// systolic_top
module systolic_top (
    input  logic         i_clk,
    input  logic         i_nrst,
    input  logic         i_reg_clear,
    input  logic         i_pe_en,
    input  logic         i_psum_out_en,
    input  logic [1:0]   i_mode,
    input  logic [63:0]  i_ifmap,    
    input  logic [7:0]   i_weight,
    output logic [127:0] o_ofmap     
);
    systolic_array #(
        .DATA_WIDTH(8),
        .WIDTH(1),
        .HEIGHT(8)
    ) systolic_array_inst (
        .i_clk(i_clk),
        .i_nrst(i_nrst),
        .i_mode(i_mode),
        .i_reg_clear(i_reg_clear),
        .i_pe_en(i_pe_en),
        .i_psum_out_en(i_psum_out_en),
        .i_ifmap(i_ifmap),
        .i_weight(i_weight),
        .o_ofmap(o_ofmap)
    );
endmodule
Settings: LEC_CHECK=0, CAP_MARGIN=20, CORE_MARGIN=2, CORE_UTILIZATION=58, CTS_CLUSTER_SIZE=34, HOLD_SLACK_MARGIN=0.29, SETUP_SLACK_MARGIN=1.01, SLEW_MARGIN=20, TNS_END_PERCENT=5; clock period 5.44 ns.
run.sh (not shown) runs the stock make flow with config.mk's settings and CLKGATE_MAP_FILE=.
The starting point finished with setup timing left.
Edit:
- CORE_UTILIZATION: 58 -> 61
- CTS_CLUSTER_SIZE: 34 -> default
- HOLD_SLACK_MARGIN: 0.29 -> default
- SETUP_SLACK_MARGIN: 1.01 -> default
- TNS_END_PERCENT: 5 -> default
- clock period: 5.44 -> 7.79 ns (I/O delays scaled with it)
After rerunning:
- The new run produced a layout that fails on setup timing
- global-route usage climbs by 2.2 points
- design area climbs by 1.6%
- total power drops by 27%
- setup slack is better by 1.9 ns
- synthesized area does not change
- wire length climbs by 6.0%
- non-clock buffer count drops by 32
- die size drops by 4.9%
- sequential share of layout area drops by 0.16 points
Edit:
- CORE_UTILIZATION: 61 -> 72
- CTS_CLUSTER_DIAMETER: default -> 371
- CTS_CLUSTER_SIZE: default -> 99
- PLACE_DENSITY: default -> 0.38
- clock period: 7.79 -> 5.51 ns (I/O delays scaled with it)
After rerunning:
- Now the flow stopped in clock tree synthesis (4_1_cts), error DPL-0033
- area after synthesis stays the same
- die size decreases by about a fifth
- synthesized cell count is unchanged
Edit:
- CORE_UTILIZATION: 72 -> 57
- CTS_CLUSTER_DIAMETER: 371 -> default
- PLACE_DENSITY: 0.38 -> default
With this change the flow finished with setup timing left.
Area after synthesis does not change.
Synthesized cell count stays the same.
Die size rises by 26%.
Edit:
- CORE_UTILIZATION: 57 -> 23
- CTS_CLUSTER_SIZE: 99 -> default
- clock period: 5.51 -> 9.65 ns (I/O delays scaled with it)
The changed run ran to the end with no violations.
Cell count rises by 9.8%.
First-iteration DRC count decreases by 22%.
Core utilization went down by 57 points.
Total power falls by 54%.
Combinational power went down by 60%.
Edit:
- CORE_UTILIZATION: 23 -> 55
- CTS_CLUSTER_DIAMETER: default -> 41
- SETUP_SLACK_MARGIN: default -> 1.06
- TNS_END_PERCENT: default -> 5
- clock period: 9.65 -> 6.39 ns (I/O delays scaled with it)
Outcome: The new run produced a layout that fails on setup timing; critical path depth stays the same; area after synthesis does not change; die size went down by well over a third; power climbs by well over a third; via count came out higher by a little under a tenth; worst hold slack is about the same; count of clock-buffer cells in the layout rises by 12; sequential power grows by well over a third.


systolic_top again, from the RTL that the note above started with.
Settings: LEC_CHECK=0, CAP_MARGIN=15, CORE_MARGIN=2, CORE_UTILIZATION=72, CTS_CLUSTER_SIZE=40, MAX_ROUTING_LAYER=met4, PLACE_DENSITY=0.66, SETUP_SLACK_MARGIN=1.27, SLEW_MARGIN=20; clock period 9.25 ns.
The baseline finished but failed the layout checks on capacitance limit, slew limit, setup timing.
Next try:
- CAP_MARGIN: 15 -> 5
- CTS_CLUSTER_DIAMETER: default -> 374
- PLACE_DENSITY: 0.66 -> default
Result: With this change the flow died in 5_1_grt, error GRT-0232. Synthesized cell count stays the same. Synthesized area is unchanged. Die area is unchanged.


Setup of job 7301:
systolic_top again, from the RTL that the note above started with.
// systolic_top
module systolic_top (
    input  logic         i_clk,
    input  logic         i_nrst,
    input  logic         i_reg_clear,
    input  logic         i_pe_en,
    input  logic         i_psum_out_en,
    input  logic [1:0]   i_mode,
    input  logic [63:0]  i_ifmap,    
    input  logic [7:0]   i_weight,
    output logic [127:0] o_ofmap     
);
clock: 10.0 ns
lec_check: 0
abc_area: 1
cap_margin: 35
cell_pad_in_sites_detail_placement: 0
core_margin: 2
core_utilization: 21
cts_cluster_diameter: 77
cts_cluster_size: 48
max_routing_layer: met4
min_routing_layer: met2
place_density_lb_addon: 0.18
slew_margin: 20
tns_end_percent: 65
#### Input delta (job 5985 over job 7301)
- removing TNS_END_PERCENT (formerly 65)
- removing CELL_PAD_IN_SITES_DETAIL_PLACEMENT (formerly 0)
- removing ABC_AREA (formerly 1)
- removing PLACE_DENSITY_LB_ADDON (formerly 0.18)
- changing CAP_MARGIN from 35 to 20
- changing CORE_UTILIZATION from 21 to 40
- removing CTS_CLUSTER_SIZE (formerly 48)
- removing MIN_ROUTING_LAYER (formerly met2)
- removing CTS_CLUSTER_DIAMETER (formerly 77)
- removing MAX_ROUTING_LAYER (formerly met4)
## What came out
Job 5985 ran to completion and came out clean on the timing, DRC and antenna checks. After synthesis and placement, the instance count of job 5985 is below that of job 7301. Compared with job 7301, job 5985 shows synthesized cell count that has gone down by more than 10%. Non-clock buffer instance count of the final layout: job 5985 < job 7301.
### job 5985 -> job 5731
- CORE_UTILIZATION: 40 -> 39
- CELL_PAD_IN_SITES_GLOBAL_PLACEMENT: unset -> 2
- CORE_ASPECT_RATIO: unset -> 0.65
- TNS_END_PERCENT: unset -> 95
- GPL_ROUTABILITY_DRIVEN: unset -> 0
- SLEW_MARGIN: 20 -> 25
Findings:
- As of job 5731, maximum fanout count along the critical path had fallen by more than a quarter compared to job 5985.
- After detailed routing, job 5985 needs less wire than job 5731.
- Per the comparison of job 5731 with job 5985, final routed wire length divided by cell count now larger, internal power summed over all cells now larger, power after layout now larger, setup slack now larger.
- Compare job 5731 and job 5985 | count of placed standard cells including taps higher: job 5731
- Against job 5985, job 5731 comes in 2 lower on total antenna diodes in the routed design.
- Share of final layout cell area taken by non-clock buffers for job 5731: 2.1 points up relative to job 5985
### job 5731 -> job 755
- CORE_ASPECT_RATIO removed (was 0.65)
- CORE_MARGIN changed from 2 to 3
- CELL_PAD_IN_SITES_DETAIL_PLACEMENT newly set to 0
- SLEW_MARGIN changed from 25 to 20
- MIN_ROUTING_LAYER newly set to met1
- CAP_MARGIN changed from 20 to 35
- TNS_END_PERCENT changed from 95 to 65
- CORE_UTILIZATION changed from 39 to 21
- MAX_ROUTING_LAYER newly set to met4
- GPL_ROUTABILITY_DRIVEN changed from 0 to 1
- PLACE_DENSITY_LB_ADDON newly set to 0.21
- CTS_CLUSTER_SIZE newly set to 48
- ABC_AREA newly set to 1
- CTS_CLUSTER_DIAMETER newly set to 77
- CELL_PAD_IN_SITES_GLOBAL_PLACEMENT removed (was 2)
Findings:
Job 755 packs its core more loosely than job 5731.
Area added between synthesis and finish: job 755 vs job 5731 up 4.9 points
Job 755 vs job 5731 — total power climbed by a little under 10%
Number of non-clock inverters (job 755 over job 5731): increase, 869
Total of plain and repair buffers excluding clock buffers: job 5731 and job 755 compared, lower one is job 5731


Setup of job 8835:
systolic_top again, from the RTL that the note above started with.
export LEC_CHECK = 0
export CAP_MARGIN = 40
export CORE_ASPECT_RATIO = 0.5
export CORE_MARGIN = 2
export CORE_UTILIZATION = 64
export CTS_CLUSTER_DIAMETER = 371
export CTS_CLUSTER_SIZE = 98
export PLACE_DENSITY = 0.38
export SLEW_MARGIN = 20
export TNS_END_PERCENT = 15
create_clock -name core_clock -period 6.29 [get_ports {i_clk}]
Job 8835 did not finish; a tool error ended it in 5_1_grt.
> inputs changed (job 8835 -> job 1946)
- removing CORE_ASPECT_RATIO (formerly 0.5)
- changing CAP_MARGIN from 40 to 20
- removing CTS_CLUSTER_DIAMETER (formerly 371)
- changing CORE_UTILIZATION from 64 to 57
- removing CTS_CLUSTER_SIZE (formerly 98)
- removing TNS_END_PERCENT (formerly 15)
- removing PLACE_DENSITY (formerly 0.38)
- changing the clock period (ns, I/O delays scaled along) from 6.29 to 5.44
==> results <==
Nothing crashed in job 1946 and all stages finished; the problem is that the final layout failed, the offending checks being negative setup slack.
Job 8835 -> job 1946: count of hold-fix buffers inserted at cts delta 0, exact match
Higher maximum level of the CTS H-tree among job 8835 and job 1946: job 1946
From job 1946 to job 8835, proportion of synthesized flip-flops having asynchronous set or reset did not move at all.
Of job 8835 and job 1946, job 1946 shows the higher area of the die, with job 8835 below it.
Per the comparison of job 1946 with job 8835, number of primary I/O pins barely changed; cell area after placement climbed 1.9%; die outline height climbed 49%.
On sequential element share of the synthesized area, job 8835 tracks job 1946 almost exactly.
Relative to job 8835, the number of gates resized after cts measured on job 1946 has decreased by more than half.
For mean cell area of the mapped netlist, job 1946 and job 8835 come out practically identical.
The following lists how job 8651 was set up differently from job 1946:
- changing CORE_UTILIZATION from 57 to 40
- changing the clock period (ns, I/O delays scaled along) from 5.44 to 9.65
==> results <==
Looking at the reports, job 8651 completed the entire flow and the layout it produced met the timing, DRC and antenna checks. Relative to job 1946, the area occupied by multi-input gates measured on job 8651 has decreased by more than 10%. Relative to job 1946, the power per standard cell area measured on job 8651 has decreased by more than a quarter. Compared to job 1946, job 8651 has final standard cell count with taps included and fillers excluded 582 lower. Looking at worst setup path startpoint, the i_mode[0] result is from job 8651; the i_mode[1] one comes from job 1946. Cell area after layout improves in job 8651 relative to job 1946. Comparing post-route met1 wirelength for job 8651 and job 1946, the smaller number came from job 8651. Area after detailed placement, job 8651 vs job 1946: down by more than 10%. NOTE number of tap instances job 1946->job 8651 increased by more than a quarter. Multi-input combinational area share: job 8651 vs job 1946 up 5.2 points. Initial antenna violation count (lower): job 1946.


## run 1
systolic_top again, from the RTL that the note above started with.
clock: 5.51 ns
lec_check: 0
cap_margin: 0
core_margin: 2
core_utilization: 72
cts_cluster_diameter: 400
cts_cluster_size: 10
place_density_lb_addon: 0.19
setup_slack_margin: 0.56
slew_margin: 20
As the logs show, run 1 stopped at clock tree synthesis after a tool error, so it never reached the end of the flow.
#### Input delta (run 2 over run 1)
- CAP_MARGIN now 20, was 0
- CTS_CLUSTER_SIZE no longer set, was 10
- PLACE_DENSITY_LB_ADDON no longer set, was 0.19
- SETUP_SLACK_MARGIN no longer set, was 0.56
- CORE_UTILIZATION now 65, was 72
- CTS_CLUSTER_DIAMETER no longer set, was 400
- the clock period (ns, I/O delays scaled along) now 7.83, was 5.51
[summary]
In run 2 the implementation ran to completion but is not tape-out ready, as the final checks report max-capacitance violations, max-slew violations, negative setup slack. Run 1 → run 2: die area went up about 10%; row count went up 5; floorplan-stage core utilization went down 6.9 points.
The following lists how run 3 was set up differently from run 2:
- changing CORE_UTILIZATION from 65 to 72
- setting PLACE_DENSITY to 0.36 for the first time
- setting CTS_CLUSTER_DIAMETER to 80 for the first time
==> results <==
The log for run 3 ends in global routing with error GRT-0116, so the run never completed.
Status: total standard cell area after synthesis parity (run 3, run 2)
Between run 3 and run 2, number of cells in the design after placement is lower for run 3, run 2 comes in above that.
Relative to run 2, the post-detailed-placement half-perimeter wirelength of run 3 is higher by 4.6%.
Re mean cell area of the mapped netlist: no difference whatsoever between run 2 and run 3.
Delta (run 3 minus run 2): worst setup slack before clock tree synthesis dropped 0.54 ns; post-CTS setup buffer count -2; die footprint -9.6%; floorplan utilization went up; number of placement rows fell by 4.7%.
Input-level comparison between run 4 and run 3:
- CORE_UTILIZATION: 72 -> 66
- CTS_CLUSTER_DIAMETER: 80 -> unset
- PLACE_DENSITY: 0.36 -> unset
- CTS_CLUSTER_SIZE: unset -> 34
- the clock period (ns, I/O delays scaled along): 7.83 -> 7.69
Findings:
- Not one of run 3 and run 4 finished clean.
- Run 3 terminated abnormally: global routing reported GRT-0116.
- Stage in which a tool error killed run 4: global routing.
- For number of buffers inserted to repair setup after CTS, dividing the value from run 3 by the value from run 4 gives 0.928.
- [compare] base=run 3 new=run 4: Yosys chip area about even; worst slack at placement rose 0.43 ns; post-cts repair resize count rose 27%.
- On weighted congestion at the end of routability-driven global placement: run 4 sits below run 3.
- From run 4 to run 3, xor/xnor cell area share of the yosys netlist did not move at all.
- Run 4 -> run 3: clock sink count delta 0, exact match
- From run 3 to run 4 the numbers moved as follows: y dimension of the die grew by 4.4%; overall die area higher.
--- input diff run 4..run 5 ---
- CTS_CLUSTER_SIZE removed (was 34)
- SLEW_MARGIN changed from 20 to 0
- CORE_UTILIZATION changed from 66 to 40
- TNS_END_PERCENT newly set to 95
- the clock period (ns, I/O delays scaled along) changed from 7.69 to 10.0
Notes after the runs:
What run 5 reported for post-placement cell count has to be multiplied by 1.06 to get the figure for run 4.
Diff run 4 -> run 5 | row count | increase of 29%
Run 5 completed; timing, DRC and antenna clean
Comparing run 4 against run 5, there is no change at all in deepest level of the CTS H-tree.
Run 5 against run 4: placeable core region moved up, synthesized cell count level, number of buffers created by CTS moved up, number of setup buffers added after CTS moved down, initial cell density of the core moved down.
For height of the die, dividing the value from run 4 by the value from run 5 gives 0.78.
Re HPWL after detailed placement: run 4 was higher than run 5.
Going from run 4 to run 5, total die size grew by more than half.


the reference run:
systolic_top again, from the RTL that the note above started with.
export LEC_CHECK = 0
export CAP_MARGIN = 20
export CORE_MARGIN = 2
export CORE_UTILIZATION = 65
export CTS_CLUSTER_SIZE = 40
export MAX_ROUTING_LAYER = met4
export SETUP_SLACK_MARGIN = 1.27
export SLEW_MARGIN = 20
create_clock -name core_clock -period 9.25 [get_ports {i_clk}]
#### Input delta (the trial run over the reference run)
--- a/flow/config.mk
+++ b/flow/config.mk
@@ -10 +10 @@
-export CORE_UTILIZATION = 65
+export CORE_UTILIZATION = 66
@@ -13 +12,0 @@
-export SETUP_SLACK_MARGIN = 1.27
==> flow/constraint.sdc <==
create_clock -name core_clock -period 7.79 [get_ports {i_clk}]
set_input_delay 1.5580 -clock core_clock [delete_from_list [all_inputs] [get_ports {i_clk}]]
set_output_delay 1.5580 -clock core_clock [all_outputs]
set_load 0.01 [all_outputs]
Findings:
- Comparing the reference run against the trial run, there is no change at all in post-cts hold buffer count.
- Reported for the trial run and the reference run, post-synthesis average cell area turned out identical to the last digit.
- The trial run ends up with a worst setup timing slack at the placement stage that is 1.25 ns lower than in the reference run.
- Relative to the reference run, the post-placement cell count measured on the trial run has increased by a little under 10%.
- Summary of the trial run over the reference run: total clock buffers created by CTS picked up an extra 2.7%, die size lost 1.5%, number of standard-cell rows in the floorplan lost 0.93%, post-CTS setup buffer count lost 19%, share of synthesized cell area in and-or and or-and compound cells neither gained nor lost much.
- global routing (5_1_grt): the trial run exited with error


Starting RTL as in the previous note.
Settings: LEC_CHECK=0, CAP_MARGIN=10, CELL_PAD_IN_SITES_DETAIL_PLACEMENT=0, CELL_PAD_IN_SITES_GLOBAL_PLACEMENT=0, CORE_MARGIN=2, CORE_UTILIZATION=72, CTS_CLUSTER_DIAMETER=88, CTS_CLUSTER_SIZE=17, GPL_ROUTABILITY_DRIVEN=0, GPL_TIMING_DRIVEN=1, MAX_ROUTING_LAYER=met4, PLACE_DENSITY_LB_ADDON=0.01, SLEW_MARGIN=20; clock period 5.95 ns.
The baseline aborted during clock tree synthesis (4_1_cts), error DPL-0033.
Next try:
==> flow/config.mk (replaced) <==
export PLATFORM = sky130hd
export DESIGN_NAME = systolic_top
export DESIGN_NICKNAME = systolic_top
export VERILOG_FILES = /design/flow/design.v
export SDC_FILE = /design/flow/constraint.sdc
export NUM_CORES = 4
export LEC_CHECK = 0
export ABC_AREA = 0
export CAP_MARGIN = 0
export CELL_PAD_IN_SITES_DETAIL_PLACEMENT = 2
export CELL_PAD_IN_SITES_GLOBAL_PLACEMENT = 2
export CORE_ASPECT_RATIO = 1.8
export CORE_MARGIN = 2
export CORE_UTILIZATION = 69
export CTS_CLUSTER_DIAMETER = 300
export GPL_ROUTABILITY_DRIVEN = 1
export GPL_TIMING_DRIVEN = 1
export MAX_ROUTING_LAYER = met5
export MIN_ROUTING_LAYER = met1
export PLACE_DENSITY = 0.68
export SETUP_SLACK_MARGIN = 1.5
export SLEW_MARGIN = 20
Effect:
- Now the flow died in global placement without I/O (3_1_place_gp_skip_io)
- die size went up by about 4.4%
- area after synthesis does not change
- synthesized cell count is unchanged
Next try:
==> flow/config.mk (replaced) <==
export PLATFORM = sky130hd
export DESIGN_NAME = systolic_top
export DESIGN_NICKNAME = systolic_top
export VERILOG_FILES = /design/flow/design.v
export SDC_FILE = /design/flow/constraint.sdc
export NUM_CORES = 4
export LEC_CHECK = 0
export CAP_MARGIN = 20
export CELL_PAD_IN_SITES_DETAIL_PLACEMENT = 0
export CELL_PAD_IN_SITES_GLOBAL_PLACEMENT = 0
export CORE_MARGIN = 2
export CORE_UTILIZATION = 72
export CTS_CLUSTER_SIZE = 17
export GPL_TIMING_DRIVEN = 1
export MAX_ROUTING_LAYER = met4
export PLACE_DENSITY = 0.66
export SLEW_MARGIN = 20
Effect:
- This time the run aborted during clock tree synthesis (4_1_cts), error DPL-0038
- die area decreases by 4.2%
- synthesized area stays the same
- synthesized cell count is unchanged
Next try:
--- a/flow/config.mk
+++ b/flow/config.mk
@@ -11,7 +11,6 @@
 export CORE_MARGIN = 2
-export CORE_UTILIZATION = 72
-export CTS_CLUSTER_SIZE = 17
+export CORE_UTILIZATION = 61
+export CTS_CLUSTER_SIZE = 35
 export GPL_TIMING_DRIVEN = 1
 export MAX_ROUTING_LAYER = met4
-export PLACE_DENSITY = 0.66
 export SLEW_MARGIN = 20
==> flow/constraint.sdc (replaced) <==
create_clock -name core_clock -period 5.36 [get_ports {i_clk}]
set_input_delay 1.0720 -clock core_clock [delete_from_list [all_inputs] [get_ports {i_clk}]]
set_output_delay 1.0720 -clock core_clock [all_outputs]
set_load 0.01 [all_outputs]
What happened: Now the flow died in global routing (5_1_grt). Area after synthesis is unchanged. Die area rose by about a fifth. Synthesized cell count stays the same.
Next try:
--- a/flow/config.mk
+++ b/flow/config.mk
@@ -9,8 +9,8 @@
 export CELL_PAD_IN_SITES_DETAIL_PLACEMENT = 0
-export CELL_PAD_IN_SITES_GLOBAL_PLACEMENT = 0
+export CELL_PAD_IN_SITES_GLOBAL_PLACEMENT = 2
 export CORE_MARGIN = 2
-export CORE_UTILIZATION = 61
-export CTS_CLUSTER_SIZE = 35
+export CORE_UTILIZATION = 44
 export GPL_TIMING_DRIVEN = 1
 export MAX_ROUTING_LAYER = met4
+export PLACE_DENSITY_LB_ADDON = 0.07
 export SLEW_MARGIN = 20
==> flow/constraint.sdc (replaced) <==
create_clock -name core_clock -period 5.95 [get_ports {i_clk}]
set_input_delay 1.1900 -clock core_clock [delete_from_list [all_inputs] [get_ports {i_clk}]]
set_output_delay 1.1900 -clock core_clock [all_outputs]
set_load 0.01 [all_outputs]
The changed run produced a layout that fails on setup timing.
Area after synthesis stays the same.
Synthesized cell count does not change.
Die area rose by well over a third.
No activity file was given, so power comes from the tool's default toggle rates.
